===== design/flow/constraint.sdc =====
create_clock -name core_clock -period 3.61 [get_ports {clk}]
set_input_delay 0.7220 -clock core_clock [delete_from_list [all_inputs] [get_ports {clk}]]
set_output_delay 0.7220 -clock core_clock [all_outputs]
set_load 0.01 [all_outputs]

===== design/flow/design.v =====
`timescale 1ns / 1ps
module rotator
    #( 
    parameter DATA_WIDTH    = 12,
    parameter ANGLE_WIDTH   = 16,
    parameter ROTATOR_NUMBER = 1
    )(  
    input                                   clk,
    input                                   rst,
    input  wire signed [DATA_WIDTH:0]       x_i,
    input  wire signed [DATA_WIDTH:0]       y_i,
    input  wire signed [ANGLE_WIDTH:0]      z_i,
    input              [1:0]                quarter_in,
    input  wire        [ANGLE_WIDTH:0]      atan,
    output reg signed  [DATA_WIDTH:0]       x_o,
    output reg signed  [DATA_WIDTH:0]       y_o,
    output reg signed  [ANGLE_WIDTH:0]      z_o,
    output reg         [1:0]                quarter_out
);
wire signed [DATA_WIDTH:0] shifted_x;
wire signed [DATA_WIDTH:0] shifted_y;
assign shifted_x = x_i >>> ROTATOR_NUMBER;
assign shifted_y = y_i >>> ROTATOR_NUMBER;
always@(posedge clk)begin
    if (rst) begin
        x_o <= 0;
        y_o <= 0;
        z_o <= 0;
        quarter_out <=0;
    end else begin
        quarter_out <= quarter_in;
        if (z_i > 0) begin
            x_o <= x_i - shifted_y;
            y_o <= y_i + shifted_x;
            z_o <= z_i - atan;
        end else begin
            x_o <= x_i + shifted_y;
            y_o <= y_i - shifted_x;
            z_o <= z_i + atan;
        end
    end
end
endmodule
`timescale 1ns / 1ps
module cordic#(
    parameter DATA_WIDTH    = 12,
    parameter ANGLE_WIDTH   = 16
    )(
    input                           clk,
    input                           rst,
    input  signed [DATA_WIDTH:0]    x_i,
    input         [1:0]             quarter_in,
    input         [ANGLE_WIDTH-1:0]   theta_i,  
    output signed [DATA_WIDTH:0]    x_o,
    output signed [DATA_WIDTH:0]    y_o,
    output        [1:0]             quarter_out
    );
parameter ROTATORS_COUNT = 16;
genvar i;
wire signed   [DATA_WIDTH:0]  x_wire     [ROTATORS_COUNT:0]; 
wire signed   [DATA_WIDTH:0]  y_wire     [ROTATORS_COUNT:0]; 
wire signed   [ANGLE_WIDTH:0] z_wire     [ROTATORS_COUNT:0]; 
wire          [1:0]           quarter    [ROTATORS_COUNT:0]; 
assign x_wire[0][DATA_WIDTH:0] = x_i[DATA_WIDTH:0];
assign y_wire[0][DATA_WIDTH:0] = 0;
assign z_wire[0][ANGLE_WIDTH:0] = theta_i[ANGLE_WIDTH-1:0];
assign quarter[0][1:0] = quarter_in[1:0];
assign x_o[DATA_WIDTH:0] = x_wire[ROTATORS_COUNT][DATA_WIDTH:0];
assign y_o[DATA_WIDTH:0] = y_wire[ROTATORS_COUNT][DATA_WIDTH:0];
assign quarter_out[1:0] = quarter[ROTATORS_COUNT][1:0];
generate
    for(i=0; i < ROTATORS_COUNT; i = i + 1) begin
        rotator
        #( 
        .DATA_WIDTH    (DATA_WIDTH),
        .ANGLE_WIDTH   (ANGLE_WIDTH),
        .ROTATOR_NUMBER(i)
        ) rotator (  
        .clk        ( clk ),
        .rst        ( rst ),
        .x_i        ( x_wire[i][DATA_WIDTH:0]   ),
        .y_i        ( y_wire[i][DATA_WIDTH:0]   ),
        .z_i        ( z_wire[i][ANGLE_WIDTH:0]  ),
        .quarter_in (quarter[i]                 ),
        .atan       ( tanangle(i)               ),
        .x_o        ( x_wire[i+1][DATA_WIDTH:0] ),
        .y_o        ( y_wire[i+1][DATA_WIDTH:0] ),
        .z_o        ( z_wire[i+1][ANGLE_WIDTH:0]),
        .quarter_out( quarter[i+1]              )
        );
    end
endgenerate
function [ANGLE_WIDTH:0] tanangle;
    input [3:0] i;
begin
    case (i)
    4'b0000: tanangle = 25723;  
    4'b0001: tanangle = 15204;  
    4'b0010: tanangle = 8028;  
    4'b0011: tanangle = 4076;  
    4'b0100: tanangle = 2045;  
    4'b0101: tanangle = 1022;  
    4'b0110: tanangle = 511;  
    4'b0111: tanangle = 256;  
    4'b1000: tanangle = 128;  
    4'b1001: tanangle = 65;  
    4'b1010: tanangle = 32;  
    4'b1011: tanangle = 16;  
    4'b1100: tanangle = 8;  
    4'b1101: tanangle = 4;  
    4'b1110: tanangle = 2;  
    4'b1111: tanangle = 1;  
    endcase
    end
endfunction
endmodule
`timescale 1ns / 1ps
module Sine_wave
    #(
        parameter DATA_WIDTH    = 12,
        parameter ANGLE_WIDTH   = 16
    )(
    input                       clk,
    input                       reset,
    input                       ce,
    input  [DATA_WIDTH:0]       ampl,  
    input  [ANGLE_WIDTH-1:0]    step,  
    output [DATA_WIDTH:0]    sin_wave,
    output [DATA_WIDTH:0]    cos_wave   
);
localparam  MID_LVL = 2 << (DATA_WIDTH-1);
localparam angle_90 = 51315; 
wire signed [DATA_WIDTH:0] Xo_cordic, Yo_cordic;
reg [ANGLE_WIDTH-1:0] angle ;
wire [1:0] quarter;
localparam QUARTER_1 = 0;
localparam QUARTER_2 = 1;
localparam QUARTER_3 = 2;
localparam QUARTER_4 = 3;
reg [2:0] state;
cordic # (
    .DATA_WIDTH    (DATA_WIDTH),
    .ANGLE_WIDTH   (ANGLE_WIDTH)
    ) cordic ( 
    .clk        ( clk), 
    .rst        ( reset      ),
    .x_i        ( ampl       ), 
    .quarter_in ( state      ),
    .theta_i    ( angle      ),
    .x_o        ( Xo_cordic  ), 
    .y_o        ( Yo_cordic  ),
    .quarter_out( quarter    )
);
assign sin_wave = (quarter == QUARTER_1) | (quarter == QUARTER_2) ? MID_LVL + Yo_cordic : MID_LVL -Yo_cordic;
assign cos_wave = (quarter == QUARTER_1) | (quarter == QUARTER_4) ? MID_LVL + Xo_cordic : MID_LVL -Xo_cordic;
always@(posedge clk)begin
    if (!ce) begin
    end else if (reset) begin
        state <= QUARTER_1;
        angle <= 0;
    end else begin
        case (state)
            QUARTER_1: begin
                if (angle < angle_90 - step)
                    angle <= angle + step;
                else begin
                    state <= QUARTER_2;
                end
            end
            QUARTER_2: begin
                if (angle > step)
                    angle <= angle - step;
                else begin
                    state <= QUARTER_3;
                end
            end
            QUARTER_3: begin
                if (angle < angle_90 - step)
                    angle <= angle + step;
                else begin
                    state <= QUARTER_4;
                end
            end
            QUARTER_4: begin
                if (angle > step)
                    angle <= angle - step;
                else begin
                    state <= QUARTER_1;
                end
            end
        endcase
    end
end
endmodule

===== design/flow/run.sh =====
#!/bin/bash
# the make line also repeats each setting of config.mk as NAME=value (left out here)
make -C /OpenROAD-flow-scripts/flow DESIGN_CONFIG=/design/flow/config.mk WORK_HOME=/design/flow/orfs CLKGATE_MAP_FILE= finish

===== design/flow/config.mk =====
export PLATFORM = sky130hd
export DESIGN_NAME = Sine_wave
export DESIGN_NICKNAME = Sine_wave
export VERILOG_FILES = /design/flow/design.v
export SDC_FILE = /design/flow/constraint.sdc
export NUM_CORES = 4
export LEC_CHECK = 0
export CAP_MARGIN = 20
export CORE_MARGIN = 2
export CORE_UTILIZATION = 68
export SLEW_MARGIN = 20

==> impl_metrics.yaml, run 1 <==
# implementation run metrics
status:
  outcome: "finished clean"
yosys:
  synth.yosys.chip_area_um2: 48900
  synth_area_leaders: "dfxtp_1 29%, ha_1 16%, xnor2_1 6.8%"
  edf_count: 18
  top_logic_kind: "simple AND/OR/NAND/NOR gates"
  most_popular_library_cell_in_the_synthesized_design_by_count: "nor2_1"
  syn_area_per_cell_um2: 8.52
  synth_compound_gate_area_share: 0.182
  ys.flops: 720
  yosysUniqueCellTypes: 87
  synth-seq-area-share: 0.298
  ys_top_cells_by_count: "845 x nor2_1, 702 x dfxtp_1, 635 x ha_1"
  yosysWarnings: 19
  synth_top_flop_cell: "dfxtp_1"
  ys_sh_mux: 0.0111
  post_synth_inst_count: 5742
  synthSimpleGateAreaFrac: 0.190
  synth_top_cell_by_area: "dfxtp_1"
  synthArstFlopShare: 0
  ys_sh_adder: 0.181
  synth_area_um2: 48900
  top_cell_area_share: 0.287
  synth.yosys.num_cells: 5742
  synth.cellmix.xorXnorShare: 0.106
  synthesis.nets: 6455
clock_tree:
  clock-sinks: 720
  clkTransAtPathRegs_ps: 60
  cts-buffers-inserted: 80
  tritoncts: "built"
  clock_latency_late_sink_ps: 620
  cts.hold.buffers_added: 0
  root_buffer: "clkbuf_16"
  htreeDepth: 3
  cts_buffer_depth: 3
drt:
  starting_drt_drc_count: 2202
  totalWireLength_mm: 112
  post-route-drc-count: 0
  inserted_diodes: 0
  vias: 41100
  drt_pass1_iterations: 8
  drt.antenna.violating_nets: 0
  wire_per_inst_um: 16.0
  route.detailed.vias_per_inst: 5.85
worst_setup_path:
  cp-endpoint: "cordic.genblk1[4].rotator.z_o[12]"
  cpPeakStageDelay_ps: 560
  worstSetupStartpoint: "cordic.genblk1[3].rotator.z_o[11]"
  crit_chain: "or4_4 -> nor4_4 -> nor2_4 -> buf_4 -> fa_1 -> a21o_1 -> a21oi_2 -> o21a_1 -> nor2_1 -> a41o_1 -> a31oi_1 -> mux2_2"
  timing_worst_setup_path_type: "reg2reg"
  regToRegEndpoint: "cordic.genblk1[4].rotator.z_o[12]"
  crit_family: "simple AND/OR/NAND/NOR gates"
  critical_r2r_launch: "cordic.genblk1[3].rotator.z_o[11]"
  cp.buffers_inverters: 1
  worst-r2r-setup-slack_ps: 110
  crit_cells: 12
  timing.critical_path.to_type: "register"
  worst-endpoint-required_ps: 4110
  worstPathMaxFanout: 6
  cp-start-kind: "register"
  rr_worst_depth: 12
  slowest_stage: "or4_4"
  worst-endpoint-arrival_ps: 4000
job:
  stage_log_warnings: 53
  maxCapViolCount: 0
timing:
  hold_viol_final: 0
  finalCritPeriodShare: 0.971
  fmax_mhz: 285
  max-slew-margin-rel: 0.343
  timing.final.setup_violations: 0
  actual_transition_at_the_worst_max_transition_pin_ps: 986
  grt_setup_unrepaired: "yes"
  worst_clock_skew_ps: 17.2
  final-max-slew-violation-count: 0
  finalWorstPathRequiredPeriod_ps: 3500
  fin_tns_setup_ps: 0
global_routing:
  antenna_violations_before_repair: 0
  grt_overflow: 0
  vias_in_the_first_global_route: 40200
  grt_usage: 0.298
  grt_first_pass_wirelength_mm: 187
  grt_max_degree: 124
placed_design:
  numPlacedInstances: 6866
  io_buffer_count: 57
  detailedPlacementHpwl_mm: 85.0
  place.gp.congestion: 0.943
worst_hold_path:
  hold_start: "cordic.genblk1[2].rotator.quarter_out[1]"
  timing.hold.worst_endpoint: "cordic.genblk1[3].rotator.quarter_out[1]"
  hp-class: "reg2reg"
  number_of_cells_on_the_worst_hold_path: 1
cells_and_area:
  fin_util: 0.778
  final_cell_count_without_fillers: 7024
  syn_to_final_growth_pct: 13.6
  nets: 6725
  fill_cell_total_of_the_finished_layout: 5220
die:
  core_util_floorplan: 0.685
  die.size.x_um: 272
  die.size.y_um: 272
  placement_rows: 98
  core_um2: 71400
  pin_count: 58
  die_area_um2: 74100
==> per-stage QoR <==
step | setup WS (ps) | hold WS, ps | cell area [um2]
after floorplan | 34.0 | 414 | 48900
after global placement | -486 | 415 | 52200
after detailed placement | -437 | 424 | 52200
after CTS | 4.89 | 438 | 55000
after global routing | -38.0 | 456 | 55500
final | 106 | 434 | 55500
==> final cells by class <==
cell class,instances,area (um2),area share
inverter,269,1020,0.0184
clock inverter,39,518,0.00933
sequential,720,14600,0.263
timing repair buffer,323,2710,0.0488
tap,950,1190,0.0214
multi-input combinational,4618,33200,0.598
clock buffer,105,2280,0.0410
==> repair_timing <==
action,CTS,global route
resized,10,92
buffers inserted,2,12
pin swaps,3,19
endpoints found under the setup margin,8,102
==> layer usage <==
metal,track usage,up-vias,wire length [um]
li1,-,20900,-
met1,0.355,19100,48100
met2,0.546,782,55700
met3,0.0333,252,4040
met4,0.113,0,4310
met5,0,-,0
==> inputs of run 2 (changes only) <==
CORE_UTILIZATION = 72   (was 68)
SETUP_SLACK_MARGIN = -0.29   (was not set)
clock period = 3.0 ns   (was 3.61 ns; I/O delays follow)
==> impl_metrics.yaml, run 2 <==
# flow metrics
status:
  outcome: "did not finish"
  outcome.stop_stage: "global routing (5_1_grt)"
  toolErrorMsg: "[ERROR GRT-0232] Routing congestion too high. Check the congestion heatmap in the GUI."
die:
  core_util_floorplan: 0.728
  pin_count: 58
  die_area_um2: 70000
  placement_rows: 95
  die.size.y_um: 265
  die.size.x_um: 265
  core_um2: 67200
placed_design:
  dpl-instance-area_um2: 58700
  place.gp.congestion: 0.929
  io_buffer_count: 57
  numPlacedInstances: 7658
  dp_worst_setup_slack_ps: -1020
  detailedPlacementHpwl_mm: 102
yosys:
  ys_sh_mux: 0.0111
  synthArstFlopShare: 0
  yosysUniqueCellTypes: 87
  top_logic_kind: "simple AND/OR/NAND/NOR gates"
  synth.yosys.num_cells: 5742
  synth.yosys.chip_area_um2: 48900
  most_popular_library_cell_in_the_synthesized_design_by_count: "nor2_1"
  synth_top_cell_by_area: "dfxtp_1"
  synth_compound_gate_area_share: 0.182
  yosysWarnings: 19
  top_cell_area_share: 0.287
  synth.cellmix.xorXnorShare: 0.106
  edf_count: 18
  synth-seq-area-share: 0.298
  ys_top_cells_by_count: "845 x nor2_1, 702 x dfxtp_1, 635 x ha_1"
  syn_area_per_cell_um2: 8.52
  ys.flops: 720
  synthSimpleGateAreaFrac: 0.190
  synthesis.nets: 6455
  ys_sh_adder: 0.181
  synth_top_flop_cell: "dfxtp_1"
  synth_area_leaders: "dfxtp_1 29%, ha_1 16%, xnor2_1 6.8%"
  post_synth_inst_count: 5742
  synth_area_um2: 48900
global_routing:
  grt_usage: 0.911
  grt_overflow: 1217
clock_tree:
  cts_buffer_depth: 3
  htreeDepth: 3
  cts-buffers-inserted: 76
  root_buffer: "clkbuf_16"
  clock-sinks: 720
[run 2: timing repair]
item | CTS
hold buffers | 0
pin swaps | 80
setup endpoints to repair | 204
buffers inserted | 29
gates resized | 215
[run 2: layer usage]
metal / global-route usage / overflow
met1: 0.874 / 83
met4: 0.953 / 349
met2: 1.03 / 710
met3: 0.826 / 63
met5: 0.672 / 12
==> inputs of run 3 (changes only) <==
CELL_PAD_IN_SITES_DETAIL_PLACEMENT = 0   (was not set)
CTS_CLUSTER_SIZE = 41   (was not set)
PLACE_DENSITY_LB_ADDON = 0.27   (was not set)
SETUP_SLACK_MARGIN = 0.97   (was -0.29)
clock period = 4.0 ns   (was 3.0 ns; I/O delays follow)
==> impl_metrics.yaml, run 3 <==
# flow metrics
placed_design:
  detailedPlacementHpwl_mm: 82.9
  numPlacedInstances: 6615
  dpl-instance-area_um2: 51400
  place.gp.congestion: 0.944
  dp_worst_setup_slack_ps: -32.4
  io_buffer_count: 57
status:
  toolErrorMsg: "[ERROR DPL-0038] Utilization greater than 100%, impossible to legalize"
  outcome: "did not finish"
  outcome.stop_stage: "global routing (5_1_grt)"
yosys:
  ys_top_cells_by_count: "845 x nor2_1, 702 x dfxtp_1, 635 x ha_1"
  synth_area_um2: 48900
  top_logic_kind: "simple AND/OR/NAND/NOR gates"
  post_synth_inst_count: 5742
  synthSimpleGateAreaFrac: 0.190
  synthArstFlopShare: 0
  yosysUniqueCellTypes: 87
  synth_compound_gate_area_share: 0.182
  synthesis.nets: 6455
  yosysWarnings: 19
  synth_top_flop_cell: "dfxtp_1"
  syn_area_per_cell_um2: 8.52
  synth.yosys.num_cells: 5742
  top_cell_area_share: 0.287
  ys.flops: 720
  ys_sh_mux: 0.0111
  synth.yosys.chip_area_um2: 48900
  synth-seq-area-share: 0.298
  synth.cellmix.xorXnorShare: 0.106
  edf_count: 18
  ys_sh_adder: 0.181
  synth_top_cell_by_area: "dfxtp_1"
  most_popular_library_cell_in_the_synthesized_design_by_count: "nor2_1"
  synth_area_leaders: "dfxtp_1 29%, ha_1 16%, xnor2_1 6.8%"
die:
  die.size.x_um: 265
  core_util_floorplan: 0.728
  placement_rows: 95
  die_area_um2: 70000
  die.size.y_um: 265
  core_um2: 67200
  pin_count: 58
clock_tree:
  cts_buffer_depth: 3
  htreeDepth: 3
  cts-buffers-inserted: 79
  cts.hold.buffers_added: 0
  root_buffer: "clkbuf_16"
  clock-sinks: 720
==> run 3: per-stage QoR <==
stage	TNS (ps)
after floorplan	0
after global placement	-260
after detailed placement	-492
after CTS	0
==> run 3: repair_timing <==
action,4_1_cts
hold endpoints to repair,0
setup buffers,277
gates cloned,8
setup endpoints to repair,336
pin swaps,297
resized,618
==> inputs of run 4 (changes only) <==
CELL_PAD_IN_SITES_DETAIL_PLACEMENT = not set   (was 0)
CORE_UTILIZATION = 70   (was 72)
CTS_CLUSTER_DIAMETER = 378   (was not set)
CTS_CLUSTER_SIZE = not set   (was 41)
PLACE_DENSITY_LB_ADDON = not set   (was 0.27)
SETUP_SLACK_MARGIN = -0.29   (was 0.97)
clock period = 2.93 ns   (was 4.0 ns; I/O delays follow)
==> impl_metrics.yaml, run 4 <==
# flow metrics
yosys:
  synth_area_leaders: "dfxtp_1 29%, ha_1 16%, xnor2_1 6.8%"
  synth_area_um2: 48900
  top_cell_area_share: 0.287
  synthesis.nets: 6455
  synth_compound_gate_area_share: 0.182
  top_logic_kind: "simple AND/OR/NAND/NOR gates"
  syn_area_per_cell_um2: 8.52
  synth.yosys.chip_area_um2: 48900
  synth.cellmix.xorXnorShare: 0.106
  synth_top_cell_by_area: "dfxtp_1"
  synthArstFlopShare: 0
  ys_sh_mux: 0.0111
  synthSimpleGateAreaFrac: 0.190
  post_synth_inst_count: 5742
  ys.flops: 720
  ys_sh_adder: 0.181
  edf_count: 18
  synth-seq-area-share: 0.298
  synth.yosys.num_cells: 5742
  most_popular_library_cell_in_the_synthesized_design_by_count: "nor2_1"
  synth_top_flop_cell: "dfxtp_1"
  ys_top_cells_by_count: "845 x nor2_1, 702 x dfxtp_1, 635 x ha_1"
  yosysWarnings: 19
  yosysUniqueCellTypes: 87
die:
  core_um2: 68800
  core_util_floorplan: 0.711
  placement_rows: 96
  die.size.y_um: 268
  die_area_um2: 72000
  pin_count: 58
  die.size.x_um: 268
clock_tree:
  cts.hold.buffers_added: 0
  htreeDepth: 3
  cts-buffers-inserted: 79
  root_buffer: "clkbuf_16"
  clock-sinks: 720
  cts_buffer_depth: 3
placed_design:
  place.gp.congestion: 0.926
  detailedPlacementHpwl_mm: 100
  io_buffer_count: 57
  dp_worst_setup_slack_ps: -1470
status:
  toolErrorMsg: "[ERROR DPL-0038] Utilization greater than 100%, impossible to legalize"
  outcome: "did not finish"
  outcome.stop_stage: "global routing (5_1_grt)"
[run 4: timing repair]
item                                   4_1_cts
buffers inserted                            61
endpoints found under the hold margin        0
setup endpoints to repair                  196
pin swaps                                  106
gates resized                              269
[run 4: per-stage QoR]
stage | cells | util | cell area (um2)
2_1_floorplan | 5742 | - | 49200
4_1_cts | 8028 | 0.931 | 64100
3_3_place_gp | 7837 | 0.869 | 59800
3_5_place_dp | 7837 | 0.869 | 59800
==> inputs of run 5 (changes only) <==
CORE_UTILIZATION = 64   (was 70)
CTS_CLUSTER_DIAMETER = not set   (was 378)
SETUP_SLACK_MARGIN = 0.96   (was -0.29)
clock period = 3.48 ns   (was 2.93 ns; I/O delays follow)
==> impl_metrics.yaml, run 5 <==
# implementation run metrics
status:
  outcome: "finished with violations"
  so_faults: "negative setup slack"
yosys:
  synth_area_um2: 48900
  synth.cellmix.xorXnorShare: 0.106
  synth.yosys.chip_area_um2: 48900
  synth-seq-area-share: 0.298
  synth_top_flop_cell: "dfxtp_1"
  synthSimpleGateAreaFrac: 0.190
  synth_top_cell_by_area: "dfxtp_1"
  ys_sh_adder: 0.181
  ys_sh_mux: 0.0111
  syn_area_per_cell_um2: 8.52
  top_cell_area_share: 0.287
  synth_area_leaders: "dfxtp_1 29%, ha_1 16%, xnor2_1 6.8%"
  synth_compound_gate_area_share: 0.182
  ys_top_cells_by_count: "845 x nor2_1, 702 x dfxtp_1, 635 x ha_1"
  post_synth_inst_count: 5742
  yosysWarnings: 19
  top_logic_kind: "simple AND/OR/NAND/NOR gates"
  synthArstFlopShare: 0
  synthesis.nets: 6455
  synth.yosys.num_cells: 5742
  ys.flops: 720
  yosysUniqueCellTypes: 87
  edf_count: 18
  most_popular_library_cell_in_the_synthesized_design_by_count: "nor2_1"
global_routing:
  grt_overflow: 0
  vias_in_the_first_global_route: 40900
  groute.layer.met1.usage: 0.375
  grt_usage: 0.290
  grtUsageMet2: 0.509
  antenna_violations_before_repair: 0
  grt_max_degree: 122
  grt_first_pass_wirelength_mm: 194
  grt_util_met3: 0.0336
  grt-busiest-layer: "met2"
cells_and_area:
  final_cell_count_without_fillers: 7248
  fin_area_um2: 62100
  nets: 6919
  fill_cell_total_of_the_finished_layout: 4731
  syn_to_final_growth_pct: 26.9
clock_tree:
  cts.hold.buffers_added: 0
  tritoncts: "built"
  root_buffer: "clkbuf_16"
  clock_latency_late_sink_ps: 630
  cts_buffer_depth: 3
  clock-sinks: 720
  htreeDepth: 3
  cts-buffers-inserted: 79
  clkTransAtPathRegs_ps: 60
placed_design:
  detailedPlacementHpwl_mm: 83.5
  dpl-instance-area_um2: 53400
  numPlacedInstances: 6849
  io_buffer_count: 57
  place.gp.congestion: 0.891
drt:
  starting_drt_drc_count: 2461
  route.detailed.vias_per_inst: 5.95
  wire_per_inst_um: 17.6
  vias: 43200
  drt.antenna.violating_nets: 0
  drt_pass1_iterations: 5
  inserted_diodes: 0
  totalWireLength_mm: 128
  post-route-drc-count: 0
worst_setup_path:
  crit_cells: 13
  critical_r2r_launch: "cordic.genblk1[0].rotator.z_o[9]"
  worstSetupStartpoint: "cordic.genblk1[0].rotator.z_o[9]"
  worstPathMaxFanout: 5
  crit_chain: "or4_4 -> o41a_1 -> buf_6 -> buf_8 -> buf_6 -> o31ai_1 -> xnor2_1 -> ha_1 -> a2111oi_4 -> a21boi_2 -> a221oi_2 -> xnor2_1 -> nor2_1"
  crit_family: "AND-OR/OR-AND gates"
  slowest_stage: "or4_4"
  timing.critical_path.to_type: "register"
  worst-endpoint-arrival_ps: 3980
  worst-endpoint-required_ps: 3980
  cp.buffers_inverters: 3
  regToRegEndpoint: "cordic.genblk1[1].rotator.x_o[12]"
  rr_worst_depth: 13
  timing_worst_setup_path_type: "reg2reg"
  cp-endpoint: "cordic.genblk1[1].rotator.x_o[12]"
  worst-r2r-setup-slack_ps: -3
  cpPeakStageDelay_ps: 550
  cp-start-kind: "register"
job:
  stage_log_warnings: 53
  maxCapViolCount: 0
die:
  die_area_um2: 78600
  die.size.y_um: 280
  placement_rows: 101
  die.size.x_um: 280
  core_util_floorplan: 0.645
  core_um2: 75800
  pin_count: 58
timing:
  actual_transition_at_the_worst_max_transition_pin_ps: 939
  worst_clock_skew_ps: 33.0
  hold_slack_ps: 436
  timing.final.setup_violations: 1
  grt_setup_unrepaired: "yes"
  finalCritPeriodShare: 1.00
  hold_viol_final: 0
  final.setup.worst_slack_ps: -2.59
  final-max-slew-violation-count: 0
  max-slew-margin-rel: 0.374
  fin_tns_setup_ps: -2.59
  finalWorstPathRequiredPeriod_ps: 3480
  fmax_mhz: 287
worst_hold_path:
  hp-class: "reg2reg"
  number_of_cells_on_the_worst_hold_path: 1
  timing.hold.worst_endpoint: "cordic.genblk1[12].rotator.quarter_out[0]"
  hold_start: "cordic.genblk1[11].rotator.quarter_out[0]"
==> run 5: area by class of cell <==
cell class | count | area, um2 | area share
clock buffer | 112 | 2340 | 0.0378
clock inverter | 33 | 410 | 0.00661
inverter | 269 | 1110 | 0.0179
multi-input combinational | 4619 | 37500 | 0.605
sequential | 720 | 14700 | 0.237
tap | 978 | 1220 | 0.0197
timing repair buffer | 516 | 4720 | 0.0760
timing repair inverter | 1 | 8.76 | 0.000141
==> run 5: per-layer routing <==
metal / vias to the layer above / share of wire
li1: 21400 / -
met1: 20500 / 0.44
met2: 968 / 0.50
met3: 288 / 0.037
met4: 0 / 0.029
met5: - / 0
==> run 5: per-stage QoR <==
stage	setup slack, ps	util
2_1_floorplan	262	-
3_3_place_gp	-401	0.704
3_5_place_dp	-419	0.704
4_1_cts	153	0.774
5_1_grt	-112	0.819
6_report	-2.59	0.819
==> run 5: repair_timing <==
item	in CTS	in global routing
setup endpoints to repair	468	491
gates cloned	4	3
pin swaps	178	312
resized	304	493
setup buffers	137	110
==> inputs of run 6 (changes only) <==
CORE_UTILIZATION = 70   (was 64)
SETUP_SLACK_MARGIN = not set   (was 0.96)
clock period = 3.58 ns   (was 3.48 ns; I/O delays follow)
==> impl_metrics.yaml, run 6 <==
# implementation run metrics
worst_hold_path:
  number_of_cells_on_the_worst_hold_path: 1
  hold_start: "cordic.genblk1[2].rotator.quarter_out[1]"
  timing.hold.worst_endpoint: "cordic.genblk1[3].rotator.quarter_out[1]"
  hp-class: "reg2reg"
yosys:
  top_logic_kind: "simple AND/OR/NAND/NOR gates"
  synth.yosys.num_cells: 5742
  ys.flops: 720
  synth.cellmix.xorXnorShare: 0.106
  synth_compound_gate_area_share: 0.182
  edf_count: 18
  yosysUniqueCellTypes: 87
  synthesis.nets: 6455
  synth_area_leaders: "dfxtp_1 29%, ha_1 16%, xnor2_1 6.8%"
  synthSimpleGateAreaFrac: 0.190
  syn_area_per_cell_um2: 8.52
  top_cell_area_share: 0.287
  most_popular_library_cell_in_the_synthesized_design_by_count: "nor2_1"
  synth_top_flop_cell: "dfxtp_1"
  synth_top_cell_by_area: "dfxtp_1"
  yosysWarnings: 19
  ys_sh_mux: 0.0111
  synthArstFlopShare: 0
  post_synth_inst_count: 5742
  synth.yosys.chip_area_um2: 48900
  ys_top_cells_by_count: "845 x nor2_1, 702 x dfxtp_1, 635 x ha_1"
  synth_area_um2: 48900
  ys_sh_adder: 0.181
  synth-seq-area-share: 0.298
cells_and_area:
  comb_area_um2: 33300
  fin_area_um2: 55400
  nets: 6728
  fill_cell_total_of_the_finished_layout: 4757
  syn_to_final_growth_pct: 13.3
  flop_area_um2: 14600
worst_setup_path:
  rr_worst_depth: 13
  crit_chain: "or4_4 -> o41a_1 -> buf_6 -> nor2_1 -> a21oi_2 -> fa_1 -> a21oi_1 -> o21ai_1 -> a2111oi_0 -> or3_1 -> o21ai_1 -> xnor2_1 -> nor2_1"
  worst-r2r-setup-slack_ps: 80
  cp-endpoint: "cordic.genblk1[1].rotator.y_o[10]"
  critical_r2r_launch: "cordic.genblk1[0].rotator.z_o[3]"
  cp.buffers_inverters: 1
  worstSetupStartpoint: "cordic.genblk1[0].rotator.z_o[3]"
  worst-endpoint-arrival_ps: 4010
  timing.critical_path.to_type: "register"
  crit_cells: 13
  cpPeakStageDelay_ps: 570
  worstPathMaxFanout: 7
  cp-start-kind: "register"
  crit_family: "AND-OR/OR-AND gates"
  slowest_stage: "o41a_1"
  timing_worst_setup_path_type: "reg2reg"
  worst-endpoint-required_ps: 4090
  regToRegEndpoint: "cordic.genblk1[1].rotator.y_o[10]"
timing:
  max-slew-margin-rel: 0.304
  fmax_mhz: 286
  actual_transition_at_the_worst_max_transition_pin_ps: 1040
  fin_tns_setup_ps: 0
  timing.final.setup_violations: 0
  worst_clock_skew_ps: 25.1
  finalWorstPathRequiredPeriod_ps: 3500
  final-max-slew-violation-count: 0
  hold_viol_final: 0
  finalCritPeriodShare: 0.977
placed_design:
  io_buffer_count: 57
  dpl-instance-area_um2: 52200
  detailedPlacementHpwl_mm: 84.9
  place.gp.congestion: 0.941
drt:
  starting_drt_drc_count: 2541
  wire_per_inst_um: 16.1
  drt.antenna.violating_nets: 0
  post-route-drc-count: 0
  totalWireLength_mm: 113
  route.detailed.vias_per_inst: 5.95
  drt_pass1_iterations: 6
  vias: 41700
  inserted_diodes: 0
status:
  outcome: "finished clean"
die:
  pin_count: 58
  placement_rows: 96
  core_um2: 68800
  die.size.x_um: 268
  core_util_floorplan: 0.711
  die.size.y_um: 268
  die_area_um2: 72000
global_routing:
  grt_first_pass_wirelength_mm: 187
  grt_overflow: 0
  vias_in_the_first_global_route: 40500
  grt_usage: 0.308
  grt_max_degree: 141
  antenna_violations_before_repair: 0
clock_tree:
  htreeDepth: 3
  clkTransAtPathRegs_ps: 60
  cts-buffers-inserted: 78
  tritoncts: "built"
  clock-sinks: 720
  root_buffer: "clkbuf_16"
  clock_latency_late_sink_ps: 630
  cts_buffer_depth: 3
job:
  maxCapViolCount: 0
  stage_log_warnings: 50
## run 6: timing repair
action / in CTS / in global routing
hold buffers: 0 / 0
cloned: 0 / 2
pin swaps: 0 / 11
endpoints found under the hold margin: 0 / 0
setup endpoints to repair: 18 / 109
buffers inserted: 0 / 12
resized: 5 / 102
## run 6: layout make-up
type | count | share of cell area
Multi-Input combinational cell | 4619 | 0.600
Sequential cell | 720 | 0.263
Timing Repair Buffer | 327 | 0.0493
Clock buffer | 105 | 0.0400
Tap cell | 931 | 0.0210
Inverter | 269 | 0.0184
Clock inverter | 35 | 0.00763
## run 6: through the flow
stage                     hold slack, ps  utilization  instances  setup slack, ps
after detailed placement             423        0.758       6852             -641
after global routing                 449        0.805       7006            -47.1
after floorplan                      414            -       5742             4.00
after CTS                            436        0.797       6992             1.85
after global placement               416        0.758       6852             -653
final                                433        0.805       7006             82.3
## run 6: layer usage
layer	global-route usage	routed length, um	up-vias
met1	0.368	48600	19500
met4	0.128	4540	0
met5	0	0	-
li1	-	-	21000
met2	0.557	55600	868
met3	0.0395	4130	280
==> inputs of run 7 (changes only) <==
CORE_ASPECT_RATIO = 0.9   (was not set)
CORE_UTILIZATION = 41   (was 70)
MIN_ROUTING_LAYER = met2   (was not set)
PLACE_DENSITY_LB_ADDON = 0.01   (was not set)
clock period = 4.66 ns   (was 3.58 ns; I/O delays follow)
==> impl_metrics.yaml, run 7 <==
# implementation run metrics
clock_tree:
  tritoncts: "built"
  clkTransAtPathRegs_ps: 60
  htreeDepth: 3
  cts-buffers-inserted: 86
  root_buffer: "clkbuf_16"
  cts_resized: 0
  cts_buffer_depth: 3
  clock_latency_late_sink_ps: 710
  clock-sinks: 720
  post_cts_buffers: 0
  cts.hold.buffers_added: 0
worst_setup_path:
  crit_chain: "nor4_1 -> a41oi_2 -> inv_2 -> nor2_1 -> xor2_1 -> ha_1 -> a21o_1 -> a21o_1 -> a211oi_1 -> nor2_1 -> a221oi_1 -> xnor2_1 -> nor2_1"
  cp-endpoint: "cordic.genblk1[2].rotator.x_o[12]"
  crit_family: "AND-OR/OR-AND gates"
  cpPeakStageDelay_ps: 600
  rr_worst_depth: 13
  cp.buffers_inverters: 1
  slowest_stage: "a41oi_2"
  worst-endpoint-required_ps: 5220
  cp-start-kind: "register"
  critical_r2r_launch: "cordic.genblk1[1].rotator.z_o[4]"
  crit_cells: 13
  regToRegEndpoint: "cordic.genblk1[2].rotator.x_o[12]"
  worstPathMaxFanout: 12
  timing.critical_path.to_type: "register"
  worstSetupStartpoint: "cordic.genblk1[1].rotator.z_o[4]"
  worst-r2r-setup-slack_ps: 460
  worst-endpoint-arrival_ps: 4760
  timing_worst_setup_path_type: "reg2reg"
  critical-path-top-cell-by-count: "nor2_1"
status:
  outcome: "finished clean"
timing:
  hold_slack_ps: 433
  final-max-slew-violation-count: 0
  actual_transition_at_the_worst_max_transition_pin_ps: 1070
  finalWorstPathRequiredPeriod_ps: 4200
  max-slew-margin-rel: 0.287
  finalCritPeriodShare: 0.901
  timing.final.setup_violations: 0
  final.setup.worst_slack_ps: 459
  hold_viol_final: 0
  fin_tns_setup_ps: 0
  worst_clock_skew_ps: 30.9
  fmax_mhz: 238
  grt_setup_unrepaired: "no"
cells_and_area:
  fill_cell_total_of_the_finished_layout: 11900
  nets: 6520
  final_cell_count_without_fillers: 7459
  fin_area_um2: 54400
  syn_to_final_growth_pct: 11.3
drt:
  drt_pass1_iterations: 8
  inserted_diodes: 0
  wl_met2_mm: 62.0
  drt.antenna.violating_nets: 0
  post-route-drc-count: 0
  totalWireLength_mm: 121
  top_layer_reached_by_signal_wires: "met5"
  wl_met3_mm: 53.5
  route.detailed.vias_per_inst: 7.45
  starting_drt_drc_count: 5468
  met1_length_um: 0
  wire_per_inst_um: 16.2
  vias: 55600
yosys:
  yosysWarnings: 19
  edf_count: 18
  synth_compound_gate_area_share: 0.182
  synthArstFlopShare: 0
  synthSimpleGateAreaFrac: 0.190
  synth_top_flop_cell: "dfxtp_1"
  synth_area_um2: 48900
  synth_area_leaders: "dfxtp_1 29%, ha_1 16%, xnor2_1 6.8%"
  most_popular_library_cell_in_the_synthesized_design_by_count: "nor2_1"
  ys_top_cells_by_count: "845 x nor2_1, 702 x dfxtp_1, 635 x ha_1"
  post_synth_inst_count: 5742
  synthesis.nets: 6455
  synth_top_cell_by_area: "dfxtp_1"
  top_cell_area_share: 0.287
  ys_sh_mux: 0.0111
  ys_sh_adder: 0.181
  ys.flops: 720
  top_logic_kind: "simple AND/OR/NAND/NOR gates"
  synth-seq-area-share: 0.298
  synth.yosys.num_cells: 5742
  syn_area_per_cell_um2: 8.52
  synth.cellmix.xorXnorShare: 0.106
  yosysUniqueCellTypes: 87
  synth.yosys.chip_area_um2: 48900
global_routing:
  antenna_violations_before_repair: 0
  grt_overflow: 0
  grt_max_degree: 118
  grt_usage: 0.291
  grt_first_pass_wirelength_mm: 197
  vias_in_the_first_global_route: 61000
die:
  core_util_floorplan: 0.412
  pin_count: 58
  die_area_um2: 122000
  die.size.x_um: 368
  core_um2: 119000
  die.size.y_um: 332
  placement_rows: 120
placed_design:
  dpl-instance-area_um2: 51400
  place.gp.congestion: 0.895
  dp_worst_setup_slack_ps: 106
  io_buffer_count: 57
  numPlacedInstances: 7305
  detailedPlacementHpwl_mm: 91.0
worst_hold_path:
  hold_start: "cordic.genblk1[0].rotator.quarter_out[1]"
  hp-class: "reg2reg"
  number_of_cells_on_the_worst_hold_path: 1
  timing.hold.worst_endpoint: "cordic.genblk1[1].rotator.quarter_out[1]"
job:
  stage_log_warnings: 50
  maxCapViolCount: 0
[run 7: area by class of cell]
type                            count  area [um2]  share of cell area
Multi-Input combinational cell   4618       32800               0.602
Sequential cell                   720       14600               0.268
Clock buffer                      109        2380              0.0437
Tap cell                         1586        1980              0.0365
Timing Repair Buffer              112        1050              0.0193
Inverter                          269        1020              0.0188
Clock inverter                     45         602              0.0111
[run 7: routing by layer]
layer / up-vias / global-route usage
met1: 20400 / -
met3: 685 / 0.435
met5: - / 0.0518
li1: 20300 / -
met4: 20 / 0.0446
met2: 14100 / 0.319
[run 7: through the flow]
stage / utilization
after floorplan: -
after global placement: 0.434
after global routing: 0.459
after CTS: 0.459
after detailed placement: 0.434
final: 0.459
==> inputs of run 8 (changes only) <==
CORE_ASPECT_RATIO = not set   (was 0.9)
CORE_UTILIZATION = 71   (was 41)
CTS_CLUSTER_DIAMETER = 132   (was not set)
MIN_ROUTING_LAYER = not set   (was met2)
PLACE_DENSITY_LB_ADDON = not set   (was 0.01)
SETUP_SLACK_MARGIN = 0.52   (was not set)
clock period = 3.61 ns   (was 4.66 ns; I/O delays follow)
==> impl_metrics.yaml, run 8 <==
# implementation run metrics
status:
  outcome: "finished with violations"
  so_faults: "negative setup slack"
yosys:
  ys_top_cells_by_count: "845 x nor2_1, 702 x dfxtp_1, 635 x ha_1"
  synth-seq-area-share: 0.298
  synth_area_um2: 48900
  top_cell_area_share: 0.287
  yosysUniqueCellTypes: 87
  most_popular_library_cell_in_the_synthesized_design_by_count: "nor2_1"
  synth_area_leaders: "dfxtp_1 29%, ha_1 16%, xnor2_1 6.8%"
  synth_top_cell_by_area: "dfxtp_1"
  synthesis.nets: 6455
  synth.yosys.chip_area_um2: 48900
  ys_sh_adder: 0.181
  synth.cellmix.xorXnorShare: 0.106
  synth.yosys.num_cells: 5742
  ys.flops: 720
  synthSimpleGateAreaFrac: 0.190
  yosysWarnings: 19
  ys_sh_mux: 0.0111
  synth_top_flop_cell: "dfxtp_1"
  edf_count: 18
  syn_area_per_cell_um2: 8.52
  post_synth_inst_count: 5742
  synthArstFlopShare: 0
  top_logic_kind: "simple AND/OR/NAND/NOR gates"
  synth_compound_gate_area_share: 0.182
cells_and_area:
  fin_area_um2: 62900
  syn_to_final_growth_pct: 28.6
  nets: 7005
die:
  die.size.y_um: 266
  core_util_floorplan: 0.716
  placement_rows: 96
  pin_count: 58
  core_um2: 68300
  die.size.x_um: 266
  die_area_um2: 71000
timing:
  final.setup.worst_slack_ps: -636
  actual_transition_at_the_worst_max_transition_pin_ps: 1300
  hold_viol_final: 0
  hold_slack_ps: 433
  fmax_mhz: 236
  worst_clock_skew_ps: 28.6
  grt_setup_unrepaired: "yes"
  finalCritPeriodShare: 1.18
  fin_tns_setup_ps: -3630
  max-slew-margin-rel: 0.134
  final-max-slew-violation-count: 0
  finalWorstPathRequiredPeriod_ps: 4250
  timing.final.setup_violations: 22
clock_tree:
  clock_latency_late_sink_ps: 670
  clkTransAtPathRegs_ps: 60
  cts-buffers-inserted: 78
  cts_buffer_depth: 3
  tritoncts: "built"
  clock-sinks: 720
  root_buffer: "clkbuf_16"
  htreeDepth: 3
worst_hold_path:
  number_of_cells_on_the_worst_hold_path: 1
  hp-class: "reg2reg"
  timing.hold.worst_endpoint: "cordic.genblk1[8].rotator.quarter_out[0]"
  hold_start: "cordic.genblk1[7].rotator.quarter_out[0]"
worst_setup_path:
  timing_worst_setup_path_type: "reg2reg"
  slowest_stage: "a21oi_1"
  crit_cells: 14
  cp-endpoint: "cordic.genblk1[7].rotator.y_o[11]"
  worstSetupStartpoint: "cordic.genblk1[6].rotator.z_o[14]"
  cpPeakStageDelay_ps: 1010
  cp.buffers_inverters: 3
  regToRegEndpoint: "cordic.genblk1[7].rotator.y_o[11]"
  worst-endpoint-required_ps: 4130
  worst-r2r-setup-slack_ps: -640
  rr_worst_depth: 14
  cp-start-kind: "register"
  crit_family: "AND-OR/OR-AND gates"
  worstPathMaxFanout: 6
  worst-endpoint-arrival_ps: 4770
  timing.critical_path.to_type: "register"
  crit_chain: "nor4_4 -> nand4_1 -> nand2b_1 -> buf_6 -> buf_4 -> buf_4 -> mux2i_2 -> ha_4 -> a21o_1 -> a21o_1 -> a21oi_1 -> o21ai_2 -> xnor2_1 -> nor2_1"
  critical_r2r_launch: "cordic.genblk1[6].rotator.z_o[14]"
drt:
  drt_pass1_iterations: 12
  route.detailed.vias_per_inst: 6.96
  totalWireLength_mm: 176
  post-route-drc-count: 0
  vias: 50400
  drt.antenna.violating_nets: 0
  wire_per_inst_um: 24.3
  starting_drt_drc_count: 6288
global_routing:
  vias_in_the_first_global_route: 42600
  grt_overflow: 0
  antenna_violations_before_repair: 6
  grt_max_degree: 123
  grt_first_pass_wirelength_mm: 202
  grt_usage: 0.338
placed_design:
  place.gp.congestion: 0.911
  dpl-instance-area_um2: 51800
  detailedPlacementHpwl_mm: 83.7
  io_buffer_count: 57
job:
  maxCapViolCount: 0
  stage_log_warnings: 57
[run 8: per-stage QoR]
stage / cells / utilization / setup slack [ps]
after CTS: 7000 / 0.838 / 281
after global routing: 7236 / 0.920 / -687
after detailed placement: 6697 / 0.758 / -206
final: 7239 / 0.920 / -636
after floorplan: 5742 / - / 378
after global placement: 6697 / 0.758 / -141
[run 8: area by class of cell]
class / instances / area (um2)
fillers: 2461 / 5470
repair buffers: 599 / 5340
well taps: 882 / 1100
inverters: 269 / 1060
clock inverters: 38 / 568
clock buffers: 104 / 2240
repair inverters: 3 / 28.8
diodes: 3 / 7.51
multi-input cells: 4621 / 37800
flip-flops and latches: 720 / 14700
[run 8: per-layer routing]
| metal | global-route usage | vias up | wire length, um |
|---|---|---|---|
| met5 | 0 | - | 61 |
| met4 | 0.151 | 8 | 17400 |
| met1 | 0.393 | 23400 | 60300 |
| li1 | - | 21600 | - |
| met3 | 0.0450 | 1590 | 16100 |
| met2 | 0.618 | 3810 | 81900 |
[run 8: repair_timing]
| action | CTS | global route |
|---|---|---|
| resized | 341 | 808 |
| hold endpoints to repair | 0 | 0 |
| pin swaps | 188 | 465 |
| buffers inserted | 153 | 230 |
| cloned | 8 | 6 |
| hold buffers | 0 | 0 |
| endpoints found under the setup margin | 235 | 279 |
==> inputs of run 9 (changes only) <==
ABC_AREA = 1   (was not set)
CORE_ASPECT_RATIO = 0.5   (was not set)
CORE_UTILIZATION = 72   (was 71)
CTS_CLUSTER_DIAMETER = 321   (was 132)
CTS_CLUSTER_SIZE = 98   (was not set)
PLACE_DENSITY = 0.42   (was not set)
TNS_END_PERCENT = 10   (was not set)
clock period = 2.85 ns   (was 3.61 ns; I/O delays follow)
==> impl_metrics.yaml, run 9 <==
# flow metrics
yosys:
  ys.flops: 720
  top_logic_kind: "simple AND/OR/NAND/NOR gates"
  synth.yosys.chip_area_um2: 50800
  ys_top_cells_by_count: "1396 x nand2_1, 1007 x nor2_1, 972 x a21oi_1"
  synth.cellmix.xorXnorShare: 0.0224
  synth_top_flop_cell: "dfxtp_1"
  synth_area_leaders: "dfxtp_1 28%, ha_1 16%, nand2_1 10%"
  synthSimpleGateAreaFrac: 0.244
  synth_area_um2: 50800
  edf_count: 18
  ys_sh_mux: 0
  yosysWarnings: 19
  synthesis.nets: 8136
  synthArstFlopShare: 0
  synth.yosys.num_cells: 7423
  syn_area_per_cell_um2: 6.85
  post_synth_inst_count: 7423
  most_popular_library_cell_in_the_synthesized_design_by_count: "nand2_1"
  top_cell_area_share: 0.276
  synth-seq-area-share: 0.287
  yosysUniqueCellTypes: 51
  synth_compound_gate_area_share: 0.199
  synth_top_cell_by_area: "dfxtp_1"
  ys_sh_adder: 0.174
status:
  outcome.stop_stage: "global routing (5_1_grt)"
  outcome: "did not finish"
  toolErrorMsg: "[ERROR GRT-0232] Routing congestion too high. Check the congestion heatmap in the GUI."
clock_tree:
  cts-buffers-inserted: 11
  htreeDepth: 1
  cts_buffer_depth: 3
  cts.hold.buffers_added: 0
  clock-sinks: 720
  root_buffer: "clkbuf_16"
die:
  core_util_floorplan: 0.732
  die.size.x_um: 380
  die_area_um2: 72900
  pin_count: 58
  placement_rows: 68
  core_um2: 69400
  die.size.y_um: 192
placed_design:
  io_buffer_count: 57
  dpl-instance-area_um2: 54100
  detailedPlacementHpwl_mm: 104
  numPlacedInstances: 8561
  place.gp.congestion: 1.01
global_routing:
  grt_overflow: 113
  grt_usage: 0.702
==> run 9: repair_timing <==
| item | 4_1_cts |
|---|---|
| buffers inserted | 116 |
| resized | 568 |
| pin swaps | 137 |
| gates cloned | 3 |
| setup endpoints to repair | 502 |
==> run 9: stage by stage <==
step	hold slack (ps)	setup slack (ps)
detailed placement	392	-599
global placement	390	-535
CTS	145	37.4
floorplan	388	228
==> run 9: per-layer routing <==
metal,global-route usage,GRT overflow
met2,0.896,60
met5,0.442,0
met1,0.710,3
met3,0.514,8
met4,0.639,42
==> inputs of run 10 (changes only) <==
ABC_AREA = not set   (was 1)
CORE_ASPECT_RATIO = not set   (was 0.5)
CTS_CLUSTER_DIAMETER = 132   (was 321)
CTS_CLUSTER_SIZE = not set   (was 98)
PLACE_DENSITY = not set   (was 0.42)
TNS_END_PERCENT = not set   (was 10)
clock period = 3.58 ns   (was 2.85 ns; I/O delays follow)
==> impl_metrics.yaml, run 10 <==
# implementation run metrics
timing:
  grt_setup_unrepaired: "yes"
  max-slew-margin-rel: -0.0573
  final.setup.worst_slack_ps: -839
  finalCritPeriodShare: 1.23
  finalWorstPathRequiredPeriod_ps: 4420
  fmax_mhz: 226
  worst_clock_skew_ps: 31.2
  final-max-slew-violation-count: 3
  actual_transition_at_the_worst_max_transition_pin_ps: 1570
  hold_viol_final: 0
  timing.final.setup_violations: 61
job:
  stage_log_warnings: 57
  maxCapViolCount: 2
yosys:
  ys_sh_adder: 0.181
  top_logic_kind: "simple AND/OR/NAND/NOR gates"
  synth_top_flop_cell: "dfxtp_1"
  synth.yosys.chip_area_um2: 48900
  ys_sh_mux: 0.0111
  most_popular_library_cell_in_the_synthesized_design_by_count: "nor2_1"
  synth_top_cell_by_area: "dfxtp_1"
  ys.flops: 720
  yosysWarnings: 19
  synth.cellmix.xorXnorShare: 0.106
  synth.yosys.num_cells: 5742
  top_cell_area_share: 0.287
  ys_top_cells_by_count: "845 x nor2_1, 702 x dfxtp_1, 635 x ha_1"
  synth_area_um2: 48900
  post_synth_inst_count: 5742
  synth_area_leaders: "dfxtp_1 29%, ha_1 16%, xnor2_1 6.8%"
  syn_area_per_cell_um2: 8.52
  synth-seq-area-share: 0.298
  edf_count: 18
  synthesis.nets: 6455
  synth_compound_gate_area_share: 0.182
  synthSimpleGateAreaFrac: 0.190
  yosysUniqueCellTypes: 87
  synthArstFlopShare: 0
worst_setup_path:
  regToRegEndpoint: "cordic.genblk1[6].rotator.y_o[12]"
  cp.buffers_inverters: 4
  rr_worst_depth: 16
  crit_family: "simple AND/OR/NAND/NOR gates"
  worstSetupStartpoint: "cordic.genblk1[5].rotator.z_o[7]"
  crit_cells: 16
  worst-r2r-setup-slack_ps: -840
  slowest_stage: "xnor2_2"
  crit_chain: "nor4_4 -> a41oi_4 -> buf_6 -> inv_6 -> buf_6 -> buf_12 -> a21oi_2 -> xnor2_2 -> ha_4 -> nand3_4 -> o2111ai_2 -> o211ai_1 -> o21ai_1 -> a21oi_2 -> xnor2_1 -> nor2_1"
  timing.critical_path.to_type: "register"
  worstPathMaxFanout: 5
  critical_r2r_launch: "cordic.genblk1[5].rotator.z_o[7]"
  timing_worst_setup_path_type: "reg2reg"
  cp-endpoint: "cordic.genblk1[6].rotator.y_o[12]"
  cp-start-kind: "register"
  worst-endpoint-arrival_ps: 4920
  cpPeakStageDelay_ps: 700
  worst-endpoint-required_ps: 4080
drt:
  vias: 49700
  drt_pass1_iterations: 13
  route.detailed.vias_per_inst: 6.94
  starting_drt_drc_count: 6237
  post-route-drc-count: 0
  wire_per_inst_um: 24.0
  totalWireLength_mm: 172
  drt.antenna.violating_nets: 0
global_routing:
  grt_util_met3: 0.0513
  antenna_violations_before_repair: 8
  grtUsageMet2: 0.675
  grt_overflow: 0
  vias_in_the_first_global_route: 45200
  grt_usage: 0.368
  grt_first_pass_wirelength_mm: 216
  groute.layer.met1.usage: 0.402
  grt-busiest-layer: "met2"
  grt_max_degree: 138
die:
  die.size.y_um: 265
  core_util_floorplan: 0.728
  die_area_um2: 70000
  placement_rows: 95
  die.size.x_um: 265
  core_um2: 67200
  pin_count: 58
clock_tree:
  clock-sinks: 720
  htreeDepth: 3
  cts-buffers-inserted: 79
  cts_buffer_depth: 3
  clock_latency_late_sink_ps: 690
  clkTransAtPathRegs_ps: 70
  root_buffer: "clkbuf_16"
  tritoncts: "built"
worst_hold_path:
  hp-class: "reg2reg"
  hold_start: "cordic.genblk1[7].rotator.quarter_out[0]"
  timing.hold.worst_endpoint: "cordic.genblk1[8].rotator.quarter_out[0]"
  number_of_cells_on_the_worst_hold_path: 1
placed_design:
  io_buffer_count: 57
  dpl-instance-area_um2: 52100
  detailedPlacementHpwl_mm: 85.2
  dp_worst_setup_slack_ps: -164
  place.gp.congestion: 0.907
cells_and_area:
  fin_area_um2: 60700
  nets: 6939
  fill_cell_total_of_the_finished_layout: 2800
  syn_to_final_growth_pct: 24.1
status:
  outcome: "finished with violations"
  so_faults: "max-capacitance violations, max-slew violations, negative setup slack"
## run 10: layout make-up
class	instances	area [um2]	area share
Antenna cell	3	7.51	0.000124
Clock buffer	116	2330	0.0384
Timing Repair inverter	2	25.0	0.000412
Inverter	269	1070	0.0176
Clock inverter	22	294	0.00484
Multi-Input combinational cell	4620	36500	0.601
Sequential cell	720	14700	0.241
Tap cell	873	1090	0.0180
Timing Repair Buffer	534	4770	0.0786
## run 10: metrics by stage
step | hold WS (ps) | std cells | setup TNS, ps | util
floorplan | 414 | 5742 | 0 | -
global placement | 415 | 6721 | -3640 | 0.776
detailed placement | 420 | 6721 | -3090 | 0.776
CTS | 432 | 7049 | 0 | 0.863
global route | 462 | 7156 | -16470 | 0.904
finish | 443 | 7159 | -12750 | 0.904
## run 10: layer usage
metal / up-vias / part of all wire / routed length [um]
li1: 21400 / - / -
met1: 22900 / 0.34 / 57900
met2: 3721 / 0.46 / 78300
met3: 1674 / 0.10 / 17800
met4: 12 / 0.10 / 17700
met5: - / 0.00056 / 96
## run 10: what timing repair did
| action | in CTS | in global routing |
|---|---|---|
| hold endpoints to repair | 0 | 0 |
| hold buffers | 0 | 0 |
| setup endpoints to repair | 267 | 309 |
| setup buffers | 185 | 105 |
| gates cloned | 5 | 2 |
| resized | 411 | 395 |
| pin swaps | 192 | 241 |
==> inputs of run 11 (changes only) <==
CAP_MARGIN = 5   (was 20)
CORE_UTILIZATION = 40   (was 72)
CTS_CLUSTER_DIAMETER = not set   (was 132)
HOLD_SLACK_MARGIN = 0.14   (was not set)
SETUP_SLACK_MARGIN = 0.09   (was 0.52)
TNS_END_PERCENT = 20   (was not set)
clock period = 5.0 ns   (was 3.58 ns; I/O delays follow)
==> impl_metrics.yaml, run 11 <==
# implementation run metrics
yosys:
  synth_top_flop_cell: "dfxtp_1"
  synth.cellmix.xorXnorShare: 0.106
  synthSimpleGateAreaFrac: 0.190
  yosysWarnings: 19
  yosysUniqueCellTypes: 87
  synth-seq-area-share: 0.298
  synth.yosys.chip_area_um2: 48900
  synth_area_leaders: "dfxtp_1 29%, ha_1 16%, xnor2_1 6.8%"
  synth_area_um2: 48900
  post_synth_inst_count: 5742
  most_popular_library_cell_in_the_synthesized_design_by_count: "nor2_1"
  top_logic_kind: "simple AND/OR/NAND/NOR gates"
  synth_compound_gate_area_share: 0.182
  syn_area_per_cell_um2: 8.52
  ys_top_cells_by_count: "845 x nor2_1, 702 x dfxtp_1, 635 x ha_1"
  synthesis.nets: 6455
  ys_sh_adder: 0.181
  top_cell_area_share: 0.287
  synth.yosys.num_cells: 5742
  edf_count: 18
  ys.flops: 720
  synthArstFlopShare: 0
  synth_top_cell_by_area: "dfxtp_1"
  ys_sh_mux: 0.0111
timing:
  hold_viol_final: 0
  worst_clock_skew_ps: 48.0
  max-slew-margin-rel: 0.343
  finalWorstPathRequiredPeriod_ps: 4220
  finalCritPeriodShare: 0.844
  fin_tns_setup_ps: 0
  final-max-slew-violation-count: 0
  grt_setup_unrepaired: "no"
  actual_transition_at_the_worst_max_transition_pin_ps: 985
  fmax_mhz: 237
  timing.final.setup_violations: 0
worst_hold_path:
  hp-class: "reg2reg"
  hold_start: "cordic.genblk1[7].rotator.quarter_out[1]"
  number_of_cells_on_the_worst_hold_path: 1
  timing.hold.worst_endpoint: "cordic.genblk1[8].rotator.quarter_out[1]"
drt:
  vias: 39100
  post-route-drc-count: 0
  route.detailed.vias_per_inst: 5.23
  drt.antenna.violating_nets: 0
  drt_pass1_iterations: 7
  starting_drt_drc_count: 2206
  wire_per_inst_um: 14.4
  totalWireLength_mm: 107
clock_tree:
  cts_resized: 0
  cts_buffer_depth: 3
  clock-sinks: 720
  post_cts_buffers: 0
  clkTransAtPathRegs_ps: 60
  htreeDepth: 3
  cts.hold.buffers_added: 0
  tritoncts: "built"
  cts-buffers-inserted: 83
  clock_latency_late_sink_ps: 680
  root_buffer: "clkbuf_16"
die:
  placement_rows: 128
  die.size.x_um: 354
  die_area_um2: 125000
  core_util_floorplan: 0.402
  die.size.y_um: 354
  core_um2: 122000
  pin_count: 58
worst_setup_path:
  critical-path-top-cell-by-count: "a21o_1"
  cp-endpoint: "cordic.genblk1[1].rotator.x_o[12]"
  regToRegEndpoint: "cordic.genblk1[1].rotator.x_o[12]"
  cpPeakStageDelay_ps: 760
  worst-r2r-setup-slack_ps: 780
  crit_chain: "or4_1 -> o41a_1 -> inv_2 -> a21oi_1 -> xor2_1 -> ha_1 -> a21o_1 -> a21o_1 -> a2111oi_0 -> a21boi_0 -> a221oi_1 -> xnor2_1 -> nor2_1"
  worst-endpoint-required_ps: 5530
  crit_family: "AND-OR/OR-AND gates"
  worstSetupStartpoint: "cordic.genblk1[0].rotator.z_o[9]"
  worst-endpoint-arrival_ps: 4750
  cp-start-kind: "register"
  worstPathMaxFanout: 23
  critical_r2r_launch: "cordic.genblk1[0].rotator.z_o[9]"
  rr_worst_depth: 13
  cp.buffers_inverters: 1
  timing.critical_path.to_type: "register"
  timing_worst_setup_path_type: "reg2reg"
  crit_cells: 13
  slowest_stage: "o41a_1"
job:
  maxCapViolCount: 0
  stage_log_warnings: 55
cells_and_area:
  syn_to_final_growth_pct: 10.7
  flop_area_um2: 14600
  fin_area_um2: 54100
  fill_cell_total_of_the_finished_layout: 12000
  comb_area_um2: 32800
  nets: 6493
placed_design:
  dpl-instance-area_um2: 51300
  detailedPlacementHpwl_mm: 83.4
  io_buffer_count: 57
  place.gp.congestion: 0.872
global_routing:
  grt_max_degree: 162
  antenna_violations_before_repair: 0
  grt_overflow: 0
  grt_first_pass_wirelength_mm: 182
  grt_usage: 0.169
  vias_in_the_first_global_route: 37700
status:
  outcome: "finished clean"
-- run 11: layout make-up --
cell class	count	share of cell area
diodes	1	0.0000462
clock buffers	114	0.0441
clock inverters	31	0.00767
inverters	269	0.0189
multi-input cells	4618	0.606
flip-flops and latches	720	0.270
well taps	1625	0.0376
repair buffers	88	0.0163
-- run 11: per-layer routing --
| layer | track usage | share of wire |
|---|---|---|
| met5 | 0 | 0 |
| met4 | 0.0447 | 0.024 |
| met3 | 0.0219 | 0.032 |
| met2 | 0.285 | 0.46 |
| met1 | 0.226 | 0.49 |
-- run 11: through the flow --
| step | setup WS (ps) | hold WS, ps | utilization | instances |
|---|---|---|---|---|
| final | 781 | 418 | 0.445 | 7466 |
| after global routing | 487 | 446 | 0.445 | 7465 |
| after CTS | 825 | 420 | 0.445 | 7465 |
| after detailed placement | 531 | 423 | 0.422 | 7320 |
| after global placement | 461 | 420 | 0.422 | 7320 |
| after floorplan | 892 | 414 | - | 5742 |
==> inputs of run 12 (changes only) <==
CAP_MARGIN = 0   (was 5)
CELL_PAD_IN_SITES_DETAIL_PLACEMENT = 1   (was not set)
CTS_CLUSTER_DIAMETER = 25   (was not set)
GPL_ROUTABILITY_DRIVEN = 0   (was not set)
GPL_TIMING_DRIVEN = 0   (was not set)
HOLD_SLACK_MARGIN = not set   (was 0.14)
MAX_ROUTING_LAYER = met5   (was not set)
MIN_ROUTING_LAYER = met2   (was not set)
PLACE_DENSITY_LB_ADDON = 0.12   (was not set)
SETUP_SLACK_MARGIN = 1.29   (was 0.09)
SLEW_MARGIN = 30   (was 20)
clock period = 4.37 ns   (was 5.0 ns; I/O delays follow)
==> impl_metrics.yaml, run 12 <==
# implementation run metrics
status:
  outcome: "finished clean"
worst_setup_path:
  cp-start-kind: "register"
  worstSetupStartpoint: "cordic.genblk1[2].rotator.z_o[4]"
  timing.critical_path.to_type: "register"
  slowest_stage: "o31a_1"
  rr_worst_depth: 14
  critical_r2r_launch: "cordic.genblk1[2].rotator.z_o[4]"
  worst-r2r-setup-slack_ps: 670
  critical-path-top-cell-by-count: "nand2b_1"
  worstPathMaxFanout: 8
  cpPeakStageDelay_ps: 400
  cp-endpoint: "cordic.genblk1[3].rotator.z_o[12]"
  regToRegEndpoint: "cordic.genblk1[3].rotator.z_o[12]"
  worst-endpoint-arrival_ps: 4370
  crit_cells: 14
  crit_chain: "nor4_2 -> nand4_1 -> nand2b_1 -> clkbuf_8 -> clkbuf_16 -> buf_6 -> ha_1 -> o21ai_2 -> a21oi_4 -> o31a_1 -> o21ai_1 -> nand2b_1 -> a31oi_1 -> mux2_2"
  cp.buffers_inverters: 3
  crit_family: "AND-OR/OR-AND gates"
  timing_worst_setup_path_type: "reg2reg"
cells_and_area:
  final_cell_count_without_fillers: 8253
  fill_cell_total_of_the_finished_layout: 13500
  flop_area_um2: 14700
  comb_area_um2: 37000
  syn_to_final_growth_pct: 38.5
  nets: 7137
worst_hold_path:
  timing.hold.worst_endpoint: "cordic.genblk1[11].rotator.quarter_out[1]"
  number_of_cells_on_the_worst_hold_path: 1
  hp-class: "reg2reg"
clock_tree:
  tritoncts: "built"
  htreeDepth: 4
  cts_buffer_depth: 3
  clock_latency_late_sink_ps: 850
  root_buffer: "clkbuf_16"
  cts-buffers-inserted: 211
  clkTransAtPathRegs_ps: 40
  clock-sinks: 720
  cts.hold.buffers_added: 0
die:
  die.size.y_um: 354
  placement_rows: 128
  die.size.x_um: 354
  pin_count: 58
  core_util_floorplan: 0.402
  core_um2: 122000
  die_area_um2: 125000
drt:
  starting_drt_drc_count: 12200
  wire_per_inst_um: 22.9
  drt.antenna.violating_nets: 0
  vias: 65300
  post-route-drc-count: 0
global_routing:
  grt_usage: 0.410
  grt_max_degree: 25
  antenna_violations_before_repair: 0
  grt_first_pass_wirelength_mm: 270
  vias_in_the_first_global_route: 70400
timing:
  max-slew-margin-rel: 0.279
  grt_setup_unrepaired: "yes"
  actual_transition_at_the_worst_max_transition_pin_ps: 1080
  hold_slack_ps: 433
  finalWorstPathRequiredPeriod_ps: 3700
  finalCritPeriodShare: 0.846
  timing.final.setup_violations: 0
  fmax_mhz: 270
  final-max-slew-violation-count: 0
  final.setup.worst_slack_ps: 671
yosys:
  top_logic_kind: "simple AND/OR/NAND/NOR gates"
  yosysUniqueCellTypes: 87
  yosysWarnings: 19
  synth_area_um2: 48900
  synth-seq-area-share: 0.298
  syn_area_per_cell_um2: 8.52
  synth_top_cell_by_area: "dfxtp_1"
  synthesis.nets: 6455
  ys_sh_mux: 0.0111
  synth.yosys.chip_area_um2: 48900
  synthArstFlopShare: 0
  ys.flops: 720
  synth_compound_gate_area_share: 0.182
  synth.cellmix.xorXnorShare: 0.106
  post_synth_inst_count: 5742
  synth.yosys.num_cells: 5742
  most_popular_library_cell_in_the_synthesized_design_by_count: "nor2_1"
  synth_area_leaders: "dfxtp_1 29%, ha_1 16%, xnor2_1 6.8%"
  synth_top_flop_cell: "dfxtp_1"
  edf_count: 18
  ys_sh_adder: 0.181
job:
  stage_log_warnings: 49
  maxCapViolCount: 0
placed_design:
  dp_worst_setup_slack_ps: -381
  io_buffer_count: 56
  numPlacedInstances: 7432
  detailedPlacementHpwl_mm: 119
## run 12: cell type report
class                           count  area share
Multi-Input combinational cell   4618       0.547
Sequential cell                   720       0.216
Clock buffer                      277      0.0876
Timing Repair Buffer              469      0.0641
Tap cell                         1625      0.0300
Clock inverter                    122      0.0244
Inverter                          269      0.0165
Buffer                            135      0.0135
Antenna cell                       18    0.000665
## run 12: metrics by stage
step	area [um2]	utilization	setup TNS, ps
floorplan	49400	-	0
global placement	52000	0.428	-64120
detailed placement	52300	0.430	-3360
CTS	64200	0.528	0
global route	67700	0.557	0
finish	67700	0.557	0
## run 12: what timing repair did
item / in CTS / in global routing
setup buffers: 240 / 154
endpoints found under the hold margin: 0 / 0
gates resized: 528 / 508
pin swaps: 239 / 261
setup endpoints to repair: 483 / 376
gates cloned: 5 / 3
## run 12: per-layer routing
| metal | track usage | wire, um |
|---|---|---|
| met1 | - | 0 |
| met2 | 0.520 | 95900 |
| met5 | 0.109 | 1220 |
| met3 | 0.473 | 66100 |
| met4 | 0.136 | 25500 |
